==> inputs of 08-28 <==
==> flow/design.v (excerpt) <==
module top(
        clk, reset, up, down, hsync, vsync, rgb, pmod_switch, pause_switch,
         MISO, SW, SS, MOSI, SCLK, LED, an, seg
    );
make LEC_CHECK=0 CAP_MARGIN=10 CORE_MARGIN=2 CORE_UTILIZATION=20 HOLD_SLACK_MARGIN=0.15 MAX_ROUTING_LAYER=met4 SETUP_SLACK_MARGIN=1.22 SLEW_MARGIN=10 finish   # period 6.83 ns
run.sh (not shown) runs the stock make flow with config.mk's settings and CLKGATE_MAP_FILE=.
==> 05-12 (differences from 08-28) <==
- ABC_AREA: default -> 1
- CAP_MARGIN: 10 -> 20
- CORE_UTILIZATION: 20 -> 72
- CTS_CLUSTER_DIAMETER: default -> 207
- HOLD_SLACK_MARGIN: 0.15 -> default
- MAX_ROUTING_LAYER: met4 -> default
- PLACE_DENSITY: default -> 0.35
- SETUP_SLACK_MARGIN: 1.22 -> default
- SLEW_MARGIN: 10 -> 20
==> flow/constraint.sdc (replaced) <==
create_clock -name core_clock -period 2.84 [get_ports {clk}]
set_input_delay 0.5680 -clock core_clock [delete_from_list [all_inputs] [get_ports {clk}]]
set_output_delay 0.5680 -clock core_clock [all_outputs]
set_load 0.01 [all_outputs]
==> results <==
05-12 completed, yet does not pass: negative setup slack. 08-28 completed with no timing, DRC or antenna violations.
Power: 05-12 is larger than 08-28 (about 120%).
In sequential cell count, 08-28 and 05-12 do not differ.
Against 05-12, the final cell count of 08-28 is higher by about 12%.
Between 08-28 and 05-12, the lower clock power is in 08-28 (gap 51%, measured against 05-12).
Against 08-28, the critical path depth of 05-12 is higher by 6.
In 05-12 the synthesized area is higher than in 08-28, by 0.90%.
Between 05-12 and 08-28, the lower via count is in 08-28 (gap 20%, measured against 08-28).
In 08-28 the worst setup slack is higher than in 05-12, by 2700 ps.
Of 05-12 and 08-28, 05-12 has the higher routed wire length (gap about 12%, measured against 08-28).
In 08-28 the non-clock buffer count is lower than in 05-12, by 66.
Clock skew: 08-28 is higher than 05-12 (15 ps).
==> figures <==
| metric | 08-28 | 05-12 |
|---|---|---|
| Cell area after synthesis | 14000 um^2 | 14100 um^2 |
| Library cells used by synthesis | 91 | 58 |
| Result of the run | no timing/DRC/antenna violations | complete, but fails checks |
| Violated checks | - | negative setup slack |
| HPWL after DPL | 21700 um | 23600 um |
| DIE WIDTH | 269 um | 144 um |
| Synthesized chip area reported by yosys | 14000 um^2 | 14100 um^2 |
| Detailed Route Iter0 Violations | 684 | 1001 |
| Post-cts resize count | 0 | 15 |
| Crit Reg-Reg Startpoint | pg.y_pad_reg[3]$_SDFFE_PP0P_ | pg.y_ball_reg[1]$_SDFFE_PP0P_ |
| Register-to-Register Setup Slack | 2400 ps | -270 ps |
| Crit Reg-Reg Endpoint | gs.r_dig2[3]$_SDFFE_PP0P_ | gs.r_dig2[1]$_SDFFE_PP0P_ |
| And+or+nand+nor area frac | 21.0% | 25.2% |
| Met2 wire length | 13300 um | 16800 um |
| Count of buffers added by post-CTS timing repair for setup | 0 | 6 |
| Detail-routed via count per cell | 4.33 | 5.81 |
| Average footprint of a synthesized cell | 8.68 um^2 | 7.37 um^2 |
| Critical path destination | gs.r_dig2[3]$_SDFFE_PP0P_ | gs.r_dig2[1]$_SDFFE_PP0P_ |
| Critical Path Slowest Stage Cell | dfxtp_1 | dfxtp_4 |
| Met1 wire length | 16700 um | 14800 um |
| Area of placed instances | 15200 um^2 | 15000 um^2 |
| Number of tapcells | 931 | 265 |
| Seq pwr share | 45.4% | 49.1% |
| Met2 layer usage reported by global route | 13.5% | 57.3% |


==> v1: inputs <==
top again, from the RTL that the note above started with.
clock: 7.81 ns
lec_check: 0
abc_area: 1
cap_margin: 20
core_margin: 2
core_utilization: 69
cts_cluster_diameter: 54
setup_slack_margin: 1.92
slew_margin: 20
==> v23 (differences from v1) <==
--- a/flow/config.mk
+++ b/flow/config.mk
@@ -8,7 +8,8 @@
 export ABC_AREA = 1
 export CAP_MARGIN = 20
 export CORE_MARGIN = 2
-export CORE_UTILIZATION = 69
-export CTS_CLUSTER_DIAMETER = 54
-export SETUP_SLACK_MARGIN = 1.92
+export CORE_UTILIZATION = 72
+export CTS_CLUSTER_SIZE = 100
+export PLACE_DENSITY = 0.35
+export SETUP_SLACK_MARGIN = 0.46
 export SLEW_MARGIN = 20
==> flow/constraint.sdc (replaced) <==
create_clock -name core_clock -period 2.9 [get_ports {clk}]
set_input_delay 0.5800 -clock core_clock [delete_from_list [all_inputs] [get_ports {clk}]]
set_output_delay 0.5800 -clock core_clock [all_outputs]
set_load 0.01 [all_outputs]
==> v20 (differences from v1) <==
--- a/flow/config.mk
+++ b/flow/config.mk
@@ -8,7 +8,8 @@
 export ABC_AREA = 1
 export CAP_MARGIN = 20
 export CORE_MARGIN = 2
-export CORE_UTILIZATION = 69
-export CTS_CLUSTER_DIAMETER = 54
-export SETUP_SLACK_MARGIN = 1.92
+export CORE_UTILIZATION = 70
+export CTS_CLUSTER_SIZE = 15
+export PLACE_DENSITY = 0.74
+export SETUP_SLACK_MARGIN = 0.5
 export SLEW_MARGIN = 20
==> flow/constraint.sdc (replaced) <==
create_clock -name core_clock -period 3.48 [get_ports {clk}]
set_input_delay 0.6960 -clock core_clock [delete_from_list [all_inputs] [get_ports {clk}]]
set_output_delay 0.6960 -clock core_clock [all_outputs]
set_load 0.01 [all_outputs]
==> v9 (differences from v1) <==
--- a/flow/config.mk
+++ b/flow/config.mk
@@ -5,10 +5,9 @@
 export SDC_FILE = /design/flow/constraint.sdc
 export NUM_CORES = 4
 export LEC_CHECK = 0
-export ABC_AREA = 1
 export CAP_MARGIN = 20
 export CORE_MARGIN = 2
 export CORE_UTILIZATION = 69
 export CTS_CLUSTER_DIAMETER = 54
-export SETUP_SLACK_MARGIN = 1.92
+export SETUP_SLACK_MARGIN = 0.76
 export SLEW_MARGIN = 20
==> flow/constraint.sdc (replaced) <==
create_clock -name core_clock -period 7.06 [get_ports {clk}]
set_input_delay 1.4120 -clock core_clock [delete_from_list [all_inputs] [get_ports {clk}]]
set_output_delay 1.4120 -clock core_clock [all_outputs]
set_load 0.01 [all_outputs]
==> changes_impl.md <==
### Physical design

* Synth Instances at about 1600
* Ordered cell list for the critical path: and3_1 > a21oi_1 > xnor2_1 > inv_1 > ha_1 > and4_1 > a221oi_1 > o221ai_2 > a2111oi_4 > o2111ai_2 > or4_1 > a21oi_1
* Area of the die at 0.0214 mm²
* Weighted congestion reported at the end of routability-driven placement at 0.888
* Worst setup path class: reg -> reg
* Number of well taps at roughly 270
* Data arrival time of the critical path at between 4 and 5 ns
* Required time of the critical path at 7.53 ns
* Number of buffers other than clock buffers in the final layout at 47
* Power density normalized to cell area at 206 mW/mm²
* Overall track demand over capacity in global routing at 28.3%
* Chip Area, Yosys at roughly 0.014 mm²
* Result of the run: finished clean
* Number of gates resized after CTS at 0
* Type of element launching the critical path: flop
-- figures above: v9

==> changes_impl.md <==
### Physical design

* Setup violation total in the final timing report at 19
* Number of gates resized after CTS at ~60
* Power density normalized to cell area at between 400 and 500 mW/mm²
* Area of the die at slightly above 0.02 mm²
* Worst setup path class: reg -> reg
* Data arrival time of the critical path at around 3.7 ns
* Number of well taps at about 270
* Setup WS post-layout at -0.249 ns
* Violated layout checks: negative setup slack
* Required time of the critical path at ~3.4 ns
* Result of the run: finished with violations
* Ordered cell list for the critical path: inv_2 > ha_4 > nor3_4 > nand2_2 > nor3_4 > xnor2_2 > ha_4 > nand3_2 > nor2_4 > nand4_2 > a21oi_4 > nand3_4 > nor2_4 > buf_4 > nand3_1 > nand2_1 > nand2_2 > nor2_4
* Type of element launching the critical path: flop
* Overall track demand over capacity in global routing at a little over a third
-- figures above: v23

==> changes_impl.md <==
### Physical design

* Area of the die at 0.0213 mm²
* Result of the run: finished clean
* Weighted congestion reported at the end of routability-driven placement at between 0.9 and 1
* Power density normalized to cell area at between 300 and 400 mW/mm²
* Overall track demand over capacity in global routing at roughly 31%
* Metal2 WL at about 16000 µm
* Worst setup path class: reg -> reg
* Required time of the critical path at 3.92 ns
* Data arrival time of the critical path at approximately 3.5 ns
* Chip Area, Yosys at 0.0141 mm²
* Ordered cell list for the critical path: inv_4 > ha_4 > nor3_4 > nand2_2 > nor3_4 > xnor2_2 > ha_4 > nand3_4 > nor2_4 > nand4_4 > a21oi_4 > nand4_4 > nor2_4 > buf_12 > nand3_2 > nand2_1 > nor2_1
* Synth Instances at between 1500 and 2000
* Number of well taps at approximately 270
-- figures above: v20

==> changes_impl.md <==
### Physical design

* Result of the run: finished clean
* Proportion of power drawn by flip-flops and latches at between 40% and 50%
* Weighted congestion reported at the end of routability-driven placement at 0.895
* Number of buffers other than clock buffers in the final layout at 44
* Area of the die at ~0.022 mm²
* Worst setup path class: in -> out
* Power density normalized to cell area at approximately 180 mW/mm²
* Category of the worst setup path capture point: output pin
* Chip Area, Yosys at about 0.014 mm²
* Place WS at approximately 3.2 ns
* Busiest metal layer after global routing: met2
* Number of gates resized after CTS at 0
* Number of ports placed on the die boundary at approximately 41
* Data arrival time of the critical path at between 3 and 4 ns
* Number of well taps at roughly 270
* Synth Instances at about 1900
-- figures above: v1

Power and IR drop assume default switching activity.
